## apollo_top
module apollo_top(
	input clk,
   input rst_n,
	input rs232_rx,	 
	output rs232_tx,	 
	input[7:0] in_ad_data,
	output out_ad_clk,
	output Sftclk,
	output Lchclk,
	output SDout,
	output test1,
	output test2
    );
==> flow/config.mk <==
export PLATFORM = sky130hd
export DESIGN_NAME = apollo_top
export DESIGN_NICKNAME = apollo_top
export VERILOG_FILES = /design/flow/design.v
export SDC_FILE = /design/flow/constraint.sdc
export NUM_CORES = 4
export LEC_CHECK = 0
export ABC_AREA = 1
export CAP_MARGIN = 5
export CELL_PAD_IN_SITES_DETAIL_PLACEMENT = 0
export CELL_PAD_IN_SITES_GLOBAL_PLACEMENT = 0
export CORE_ASPECT_RATIO = 1.55
export CORE_MARGIN = 2
export CORE_UTILIZATION = 72
export CTS_CLUSTER_DIAMETER = 42
export CTS_CLUSTER_SIZE = 15
export GPL_ROUTABILITY_DRIVEN = 1
export MAX_ROUTING_LAYER = met4
export PLACE_DENSITY_LB_ADDON = 0.28
export SETUP_SLACK_MARGIN = -0.11
export SLEW_MARGIN = 30
==> flow/constraint.sdc <==
create_clock -name core_clock -period 2.45 [get_ports {clk}]
set_input_delay 0.4900 -clock core_clock [delete_from_list [all_inputs] [get_ports {clk}]]
set_output_delay 0.4900 -clock core_clock [all_outputs]
set_load 0.01 [all_outputs]
run.sh (not shown) runs the stock make flow with config.mk's settings and CLKGATE_MAP_FILE=.
The first run produced a layout that fails on negative setup slack.
Rerun with:
==> flow/config.mk (replaced) <==
export PLATFORM = sky130hd
export DESIGN_NAME = apollo_top
export DESIGN_NICKNAME = apollo_top
export VERILOG_FILES = /design/flow/design.v
export SDC_FILE = /design/flow/constraint.sdc
export NUM_CORES = 4
export LEC_CHECK = 0
export CAP_MARGIN = 20
export CELL_PAD_IN_SITES_DETAIL_PLACEMENT = 0
export CORE_ASPECT_RATIO = 1.55
export CORE_MARGIN = 2
export CORE_UTILIZATION = 72
export CTS_CLUSTER_DIAMETER = 26
export GPL_ROUTABILITY_DRIVEN = 0
export PLACE_DENSITY = 0.37
export SETUP_SLACK_MARGIN = 1.27
export SLEW_MARGIN = 15
==> flow/constraint.sdc (replaced) <==
create_clock -name core_clock -period 4.38 [get_ports {clk}]
set_input_delay 0.8760 -clock core_clock [delete_from_list [all_inputs] [get_ports {clk}]]
set_output_delay 0.8760 -clock core_clock [all_outputs]
set_load 0.01 [all_outputs]
The new run finished clean.
Worst hold slack is worse by 220 ps.
Area after synthesis came out lower by 2.0%.
Worst setup slack is better by 1400 ps.
Total power came out lower by about 30%.
Rerun with:
--- a/flow/config.mk
+++ b/flow/config.mk
@@ -11,7 +11,9 @@
 export CORE_MARGIN = 2
 export CORE_UTILIZATION = 72
-export CTS_CLUSTER_DIAMETER = 26
+export CTS_CLUSTER_DIAMETER = 121
+export CTS_CLUSTER_SIZE = 25
 export GPL_ROUTABILITY_DRIVEN = 0
-export PLACE_DENSITY = 0.37
-export SETUP_SLACK_MARGIN = 1.27
+export HOLD_SLACK_MARGIN = 0.29
+export PLACE_DENSITY_LB_ADDON = 0.18
+export SETUP_SLACK_MARGIN = 1.29
 export SLEW_MARGIN = 15
After rerunning: Die area stays the same. Clock power went down by 60%. Design area went down by about 8%. Global-route usage went down by 3.3 points. Area after synthesis stays the same. Maximum frequency went up by about 3%. Sequential power stays flat. Synthesized cell count does not change. Sequential share of layout area went up by 4.6 points. Count of clock-buffer cells in the layout went down by 126.
Rerun with:
==> flow/config.mk (replaced) <==
export PLATFORM = sky130hd
export DESIGN_NAME = apollo_top
export DESIGN_NICKNAME = apollo_top
export VERILOG_FILES = /design/flow/design.v
export SDC_FILE = /design/flow/constraint.sdc
export NUM_CORES = 4
export LEC_CHECK = 0
export CAP_MARGIN = 20
export CORE_MARGIN = 2
export CORE_UTILIZATION = 72
export CTS_CLUSTER_SIZE = 47
export PLACE_DENSITY_LB_ADDON = 0.0
export SETUP_SLACK_MARGIN = 1.29
export SLEW_MARGIN = 20
Effect: The changed run produced a clean layout; area after synthesis does not change; via count came out higher by a few percent; utilization came out higher by 3.8 points; wire length came out higher by a few percent; cell area came out higher by a few percent; global-route usage came out higher by 0.98 points; die size is about the same.
Rerun with:
--- a/flow/config.mk
+++ b/flow/config.mk
@@ -9,6 +9,7 @@
 export CORE_MARGIN = 2
 export CORE_UTILIZATION = 72
-export CTS_CLUSTER_SIZE = 47
+export CTS_CLUSTER_DIAMETER = 28
+export CTS_CLUSTER_SIZE = 55
 export PLACE_DENSITY_LB_ADDON = 0.0
-export SETUP_SLACK_MARGIN = 1.29
+export SETUP_SLACK_MARGIN = 1.28
 export SLEW_MARGIN = 20
=>
- non-clock buffer count is higher by 11
- global-route usage is higher by 4.6 points
- maximum frequency is lower by a few percent
- final area is higher by a little under a tenth
- power is higher by a quarter to a third
- register-to-register slack gains 40 ps
- setup slack loses 160 ps
- flip-flop count does not change
- clock-buffer cell count is higher by 150
- core utilization is higher by 6.0 points
Rerun with:
==> flow/config.mk (replaced) <==
export PLATFORM = sky130hd
export DESIGN_NAME = apollo_top
export DESIGN_NICKNAME = apollo_top
export VERILOG_FILES = /design/flow/design.v
export SDC_FILE = /design/flow/constraint.sdc
export NUM_CORES = 4
export LEC_CHECK = 0
export CAP_MARGIN = 20
export CELL_PAD_IN_SITES_DETAIL_PLACEMENT = 0
export CORE_ASPECT_RATIO = 1.55
export CORE_MARGIN = 2
export CORE_UTILIZATION = 70
export CTS_CLUSTER_DIAMETER = 121
export GPL_ROUTABILITY_DRIVEN = 0
export PLACE_DENSITY_LB_ADDON = 0.18
export SETUP_SLACK_MARGIN = 1.03
export SLEW_MARGIN = 40
Final area went down by 8.2%.
Power went down by 30%.
Worst setup slack improves by 69 ps.
Synthesized cell count is unchanged.
First-iteration DRC count went down by about 26%.
Sequential cell count does not change.

---

Setup of P:
apollo_top again, from the RTL that the note above started with.
clock: 4.38 ns
lec_check: 0
cap_margin: 10
core_aspect_ratio: 0.88
core_margin: 2
core_utilization: 72
cts_cluster_size: 47
place_density_lb_addon: 0.0
setup_slack_margin: 1.29
slew_margin: 15
P finished every stage and its layout cleared the timing, design-rule and antenna checks.
Input-level comparison between Q and P:
- setting CTS_CLUSTER_DIAMETER to 28 for the first time
- changing SLEW_MARGIN from 15 to 20
- removing CORE_ASPECT_RATIO (formerly 0.88)
- changing CAP_MARGIN from 10 to 25
Results
Looking at count of instances resized after the clock tree is built, Q sits above P. Comparing P with Q, the met3 track demand over resource in global routing came out essentially unchanged. Power: Q draws more than P. Start point of the critical path: controller.level_r[1] -> P, controller.level_r[5] -> Q. | global router's overall resource usage | higher: Q |. Cmp Q and P / number of tap cells added at floorplan / lower: P. Q went all the way through the flow, and no timing, DRC or antenna check failed. Largest net degree at the start of global routing ends up higher on Q. Changes observed in Q relative to P: total wire length after detailed routing now sits higher, clock-cell share of area now sits higher, end-of-flow core utilization now sits higher. Q vs. P: length of routed met2 wiring increased 12000 µm; placement row count has increased.

---

Setup of job 5156:
Starting RTL as in the previous note.
Settings: LEC_CHECK=0, ABC_AREA=1, CAP_MARGIN=5, CELL_PAD_IN_SITES_DETAIL_PLACEMENT=1, CELL_PAD_IN_SITES_GLOBAL_PLACEMENT=2, CORE_ASPECT_RATIO=1.55, CORE_MARGIN=2, CORE_UTILIZATION=59, CTS_CLUSTER_DIAMETER=25, CTS_CLUSTER_SIZE=50, GPL_ROUTABILITY_DRIVEN=1, GPL_TIMING_DRIVEN=0, HOLD_SLACK_MARGIN=0.08, MAX_ROUTING_LAYER=met4, MIN_ROUTING_LAYER=met2, PLACE_DENSITY_LB_ADDON=0.18, SETUP_SLACK_MARGIN=0.44, SLEW_MARGIN=35, TNS_END_PERCENT=55; clock period 5.04 ns.
Job 5156: FLW-0024 in global placement without I/O -> run aborted
Modified inputs, job 4541 compared to job 5156
==> flow/config.mk <==
export PLATFORM = sky130hd
export DESIGN_NAME = apollo_top
export DESIGN_NICKNAME = apollo_top
export VERILOG_FILES = /design/flow/design.v
export SDC_FILE = /design/flow/constraint.sdc
export NUM_CORES = 4
export LEC_CHECK = 0
export ABC_AREA = 1
export CAP_MARGIN = 10
export CELL_PAD_IN_SITES_GLOBAL_PLACEMENT = 2
export CORE_ASPECT_RATIO = 1.49
export CORE_MARGIN = 2
export CORE_UTILIZATION = 57
export GPL_TIMING_DRIVEN = 0
export MAX_ROUTING_LAYER = met4
export MIN_ROUTING_LAYER = met2
export PLACE_DENSITY_LB_ADDON = 0.15
export SETUP_SLACK_MARGIN = -0.13
export SLEW_MARGIN = 40
export TNS_END_PERCENT = 60
==> flow/constraint.sdc <==
create_clock -name core_clock -period 11.4 [get_ports {clk}]
set_input_delay 2.2800 -clock core_clock [delete_from_list [all_inputs] [get_ports {clk}]]
set_output_delay 2.2800 -clock core_clock [all_outputs]
set_load 0.01 [all_outputs]
==> comparison <==
In the summary table, job 4541 is marked failed, with error FLW-0024 raised in global placement without I/O. Comparing job 4541 against job 5156, there is no change at all in yosys stat cell total. Comparing job 4541 with job 5156, the synthesized instance count came out essentially unchanged. Against job 5156 as the reference, job 4541 delivers a higher width of the die. Re fraction of synthesized cell area in xor and xnor cells: no difference whatsoever between job 4541 and job 5156. Summary of job 4541 over job 5156: flip-flop and latch count after synthesis did not really move; area inside the core boundary increased by about 4% relative to the old numbers; core utilization before placement went down 2.2 points; average footprint of a synthesized cell essentially unchanged. Between job 4541 and job 5156, it is job 4541 whose die size is higher, by 3.5%. Any difference in die span in y between job 4541 and job 5156 is small enough to ignore.
--- input diff job 4541..job 1088 ---
==> flow/config.mk <==
export PLATFORM = sky130hd
export DESIGN_NAME = apollo_top
export DESIGN_NICKNAME = apollo_top
export VERILOG_FILES = /design/flow/design.v
export SDC_FILE = /design/flow/constraint.sdc
export NUM_CORES = 4
export LEC_CHECK = 0
export CAP_MARGIN = 20
export CORE_MARGIN = 2
export CORE_UTILIZATION = 68
export SLEW_MARGIN = 20
==> flow/constraint.sdc <==
create_clock -name core_clock -period 7.86 [get_ports {clk}]
set_input_delay 1.5720 -clock core_clock [delete_from_list [all_inputs] [get_ports {clk}]]
set_output_delay 1.5720 -clock core_clock [all_outputs]
set_load 0.01 [all_outputs]
--- outcome ---
Having completed the whole flow, job 1088 delivered a layout that passed the timing, design-rule and antenna checks. X dimension of the die delta for job 1088 relative to job 4541: 10% higher. Gate count after technology mapping on job 1088 is down relative to job 4541. Taking job 4541 over job 1088, the die area ratio works out to 1.2. Measured against each other, job 4541 and job 1088 differ in number of core rows, the higher figure coming from job 4541. The final reports for job 1088 and job 4541 show post-synthesis cell area lower in the former. Compared with job 4541, in job 1088 die height moved down. Compared with job 4541, job 1088 shows floorplan utilization higher by 11 points. Looking at average cell area after synthesis, job 1088 sits 51% above job 4541. Delta (job 1088 minus job 4541): number of distinct library cells after synthesis has increased, summed standard-cell area reported by yosys has decreased.
#### Input delta (job 3203 over job 1088)
--- a/flow/config.mk
+++ b/flow/config.mk
@@ -9,3 +9,5 @@
 export CORE_MARGIN = 2
-export CORE_UTILIZATION = 68
+export CORE_UTILIZATION = 40
+export PLACE_DENSITY = 0.6
+export SETUP_SLACK_MARGIN = 0.16
 export SLEW_MARGIN = 20
==> flow/constraint.sdc <==
create_clock -name core_clock -period 7.88 [get_ports {clk}]
set_input_delay 1.5760 -clock core_clock [delete_from_list [all_inputs] [get_ports {clk}]]
set_output_delay 1.5760 -clock core_clock [all_outputs]
set_load 0.01 [all_outputs]
### Flow results
- Job 3203 finished all stages; the layout is clean.
- Job 1088 ended up with controller.level_r[6] as its startpoint of the worst setup timing path; job 3203 ended up with controller.level_r[5].
- Number of buffers added to fix hold violations after cts: job 1088 vs job 3203 identical
- Diff job 1088 -> job 3203: number of non-filler instances in the completed layout rose by 833; starting utilization of the core area saw a decrease; critical path depth rose by 2.
- Global-route usage in job 3203 is 8.5 points lower than in job 1088
Changes in job 8962 relative to job 3203:
--- a/flow/config.mk
+++ b/flow/config.mk
@@ -9,5 +9,5 @@
 export CORE_MARGIN = 2
-export CORE_UTILIZATION = 40
-export PLACE_DENSITY = 0.6
-export SETUP_SLACK_MARGIN = 0.16
+export CORE_UTILIZATION = 72
+export PLACE_DENSITY_LB_ADDON = 0.0
+export SETUP_SLACK_MARGIN = 1.15
 export SLEW_MARGIN = 20
==> flow/constraint.sdc <==
create_clock -name core_clock -period 4.45 [get_ports {clk}]
set_input_delay 0.8900 -clock core_clock [delete_from_list [all_inputs] [get_ports {clk}]]
set_output_delay 0.8900 -clock core_clock [all_outputs]
set_load 0.01 [all_outputs]
Going from job 3203 to job 8962, the total power was found to have gone up by about 70%.
Clock-buffer cell count shrinks by a few percent when moving from job 3203 to job 8962.
Global routing usage summed across all routing layers (lower): job 3203
Proportion of power drawn by the clock network: job 8962 vs job 3203 down 1.2 points
Going from job 3203 to job 8962, the sequential share of cell area was found to have gone up by 0.77 points.
Job 8962 vs. job 3203: wire length of the first global-routing pass went up; antenna violation net count after detailed routing barely changed; via count went up.
Cmp job 8962 vs job 3203: smallest hold slack lower in job 8962

---

Setup of 02-19:
Starting RTL as in the previous note.
==> flow/design.v (excerpt) <==
module apollo_top(
	input clk,
   input rst_n,
	input rs232_rx,	 
	output rs232_tx,	 
	input[7:0] in_ad_data,
	output out_ad_clk,
	output Sftclk,
	output Lchclk,
	output SDout,
	output test1,
	output test2
    );
export LEC_CHECK = 0
export ABC_AREA = 1
export CAP_MARGIN = 20
export CELL_PAD_IN_SITES_DETAIL_PLACEMENT = 2
export CORE_MARGIN = 5
export CORE_UTILIZATION = 52
export CTS_CLUSTER_SIZE = 50
export GPL_TIMING_DRIVEN = 0
export HOLD_SLACK_MARGIN = 0.27
export MIN_ROUTING_LAYER = met2
export PLACE_DENSITY_LB_ADDON = 0.25
export SETUP_SLACK_MARGIN = 2.37
export SLEW_MARGIN = 20
create_clock -name core_clock -period 20.0 [get_ports {clk}]
02-19: DPL-0033 in detailed placement (3_5_place_dp) -> run aborted
diff inputs: 02-19 => 02-26
- changing CAP_MARGIN from 20 to 10
- changing CORE_UTILIZATION from 52 to 57
- removing ABC_AREA (formerly 1)
- changing CORE_MARGIN from 5 to 2
- removing HOLD_SLACK_MARGIN (formerly 0.27)
- changing SETUP_SLACK_MARGIN from 2.37 to -0.13
- setting CELL_PAD_IN_SITES_GLOBAL_PLACEMENT to 3 for the first time
- removing CTS_CLUSTER_SIZE (formerly 50)
- changing SLEW_MARGIN from 20 to 40
- setting CORE_ASPECT_RATIO to 0.78 for the first time
- setting MAX_ROUTING_LAYER to met4 for the first time
- changing PLACE_DENSITY_LB_ADDON from 0.25 to 0.12
- changing GPL_TIMING_DRIVEN from 0 to 1
- removing CELL_PAD_IN_SITES_DETAIL_PLACEMENT (formerly 2)
Findings:
02-26 did not finish: a tool error stopped it during global placement without I/O (3_1_place_gp_skip_io). Higher AND-OR/OR-AND share of the synthesized area among 02-19 and 02-26: 02-19. Summary — post-synthesis instance area, 02-26 relative to 02-19: lower, by about 2%. Number of standard cells reported by yosys went down by more than a quarter going from 02-19 to 02-26. Relative to 02-19, synthesis area per yosys has decreased by about 2% in 02-26.

---

apollo_top again, from the RTL that the note above started with.
clock: 20.0 ns
lec_check: 0
abc_area: 0
cap_margin: 10
cell_pad_in_sites_global_placement: 3
core_aspect_ratio: 1.49
core_margin: 2
core_utilization: 57
gpl_timing_driven: 0
max_routing_layer: met4
min_routing_layer: met2
place_density_lb_addon: 0.12
setup_slack_margin: -0.13
slew_margin: 40
tns_end_percent: 60
The first run failed in global placement without I/O.
Then changed:
==> flow/config.mk (replaced) <==
export PLATFORM = sky130hd
export DESIGN_NAME = apollo_top
export DESIGN_NICKNAME = apollo_top
export VERILOG_FILES = /design/flow/design.v
export SDC_FILE = /design/flow/constraint.sdc
export NUM_CORES = 4
export LEC_CHECK = 0
export ABC_AREA = 1
export CAP_MARGIN = 20
export CELL_PAD_IN_SITES_DETAIL_PLACEMENT = 2
export CORE_MARGIN = 2
export CORE_UTILIZATION = 52
export CTS_CLUSTER_SIZE = 72
export GPL_TIMING_DRIVEN = 0
export HOLD_SLACK_MARGIN = 0.27
export PLACE_DENSITY = 0.6
export SLEW_MARGIN = 20
Outcome: The new run never finished: it broke off in detailed placement with DPL-0033. Die area is higher by 12%. Synthesized cell count is higher by 54%. Synthesized area is higher by 2.0%.
Then changed:
--- a/flow/config.mk
+++ b/flow/config.mk
@@ -8 +7,0 @@
-export ABC_AREA = 1
@@ -10 +8,0 @@
-export CELL_PAD_IN_SITES_DETAIL_PLACEMENT = 2
@@ -12,4 +10 @@
-export CORE_UTILIZATION = 52
-export CTS_CLUSTER_SIZE = 72
-export GPL_TIMING_DRIVEN = 0
-export HOLD_SLACK_MARGIN = 0.27
+export CORE_UTILIZATION = 40
==> flow/constraint.sdc (replaced) <==
create_clock -name core_clock -period 7.88 [get_ports {clk}]
set_input_delay 1.5760 -clock core_clock [delete_from_list [all_inputs] [get_ports {clk}]]
set_output_delay 1.5760 -clock core_clock [all_outputs]
set_load 0.01 [all_outputs]
After rerunning: With this change the flow completed with no timing, DRC or antenna violations. Area after synthesis shrinks slightly. Synthesized cell count shrinks by a quarter to a third. Die area grows by a quarter to a third.
Then changed:
--- a/flow/config.mk
+++ b/flow/config.mk
@@ -10,2 +10,2 @@
-export CORE_UTILIZATION = 40
-export PLACE_DENSITY = 0.6
+export CORE_UTILIZATION = 65
+export SETUP_SLACK_MARGIN = 3.87
==> flow/constraint.sdc (replaced) <==
create_clock -name core_clock -period 14.1 [get_ports {clk}]
set_input_delay 2.8200 -clock core_clock [delete_from_list [all_inputs] [get_ports {clk}]]
set_output_delay 2.8200 -clock core_clock [all_outputs]
set_load 0.01 [all_outputs]
Routed wire length falls by 3.1%.
Final cell count falls by about 12%.
Cell area falls by about 2%.
Core utilization rises by 27 points.
Setup slack gains 5000 ps.
Sequential power falls by 44%.
Sequential cell count does not change.
Power falls by about 46%.
Then changed:
--- a/flow/config.mk
+++ b/flow/config.mk
@@ -10,2 +10,3 @@
-export CORE_UTILIZATION = 65
-export SETUP_SLACK_MARGIN = 3.87
+export CORE_UTILIZATION = 72
+export CTS_CLUSTER_SIZE = 32
+export HOLD_SLACK_MARGIN = -0.09
==> flow/constraint.sdc (replaced) <==
create_clock -name core_clock -period 17.0 [get_ports {clk}]
set_input_delay 3.4000 -clock core_clock [delete_from_list [all_inputs] [get_ports {clk}]]
set_output_delay 3.4000 -clock core_clock [all_outputs]
set_load 0.01 [all_outputs]
Result: Sequential share of layout area rises by 0.10 points. Global-route usage rises by 2.6 points. Count of clock-buffer cells in the layout falls by 2. Die area falls by 9.6%. Utilization rises by 7.3 points. Total power falls by 17%. Via count rises by 1.4%.
Then changed:
--- a/flow/config.mk
+++ b/flow/config.mk
@@ -11,2 +11,2 @@
-export CTS_CLUSTER_SIZE = 32
-export HOLD_SLACK_MARGIN = -0.09
+export PLACE_DENSITY_LB_ADDON = 0.0
+export SETUP_SLACK_MARGIN = 1.33
==> flow/constraint.sdc (replaced) <==
create_clock -name core_clock -period 4.48 [get_ports {clk}]
set_input_delay 0.8960 -clock core_clock [delete_from_list [all_inputs] [get_ports {clk}]]
set_output_delay 0.8960 -clock core_clock [all_outputs]
set_load 0.01 [all_outputs]
Outcome: Wire length goes up by 4.1%; final cell count goes up by about 0.6%; global-route usage goes up by 0.84 points; clock-buffer cell count goes down by 17; worst hold slack is worse by 170 ps.
No activity file was given, so power comes from the tool's default toggle rates.
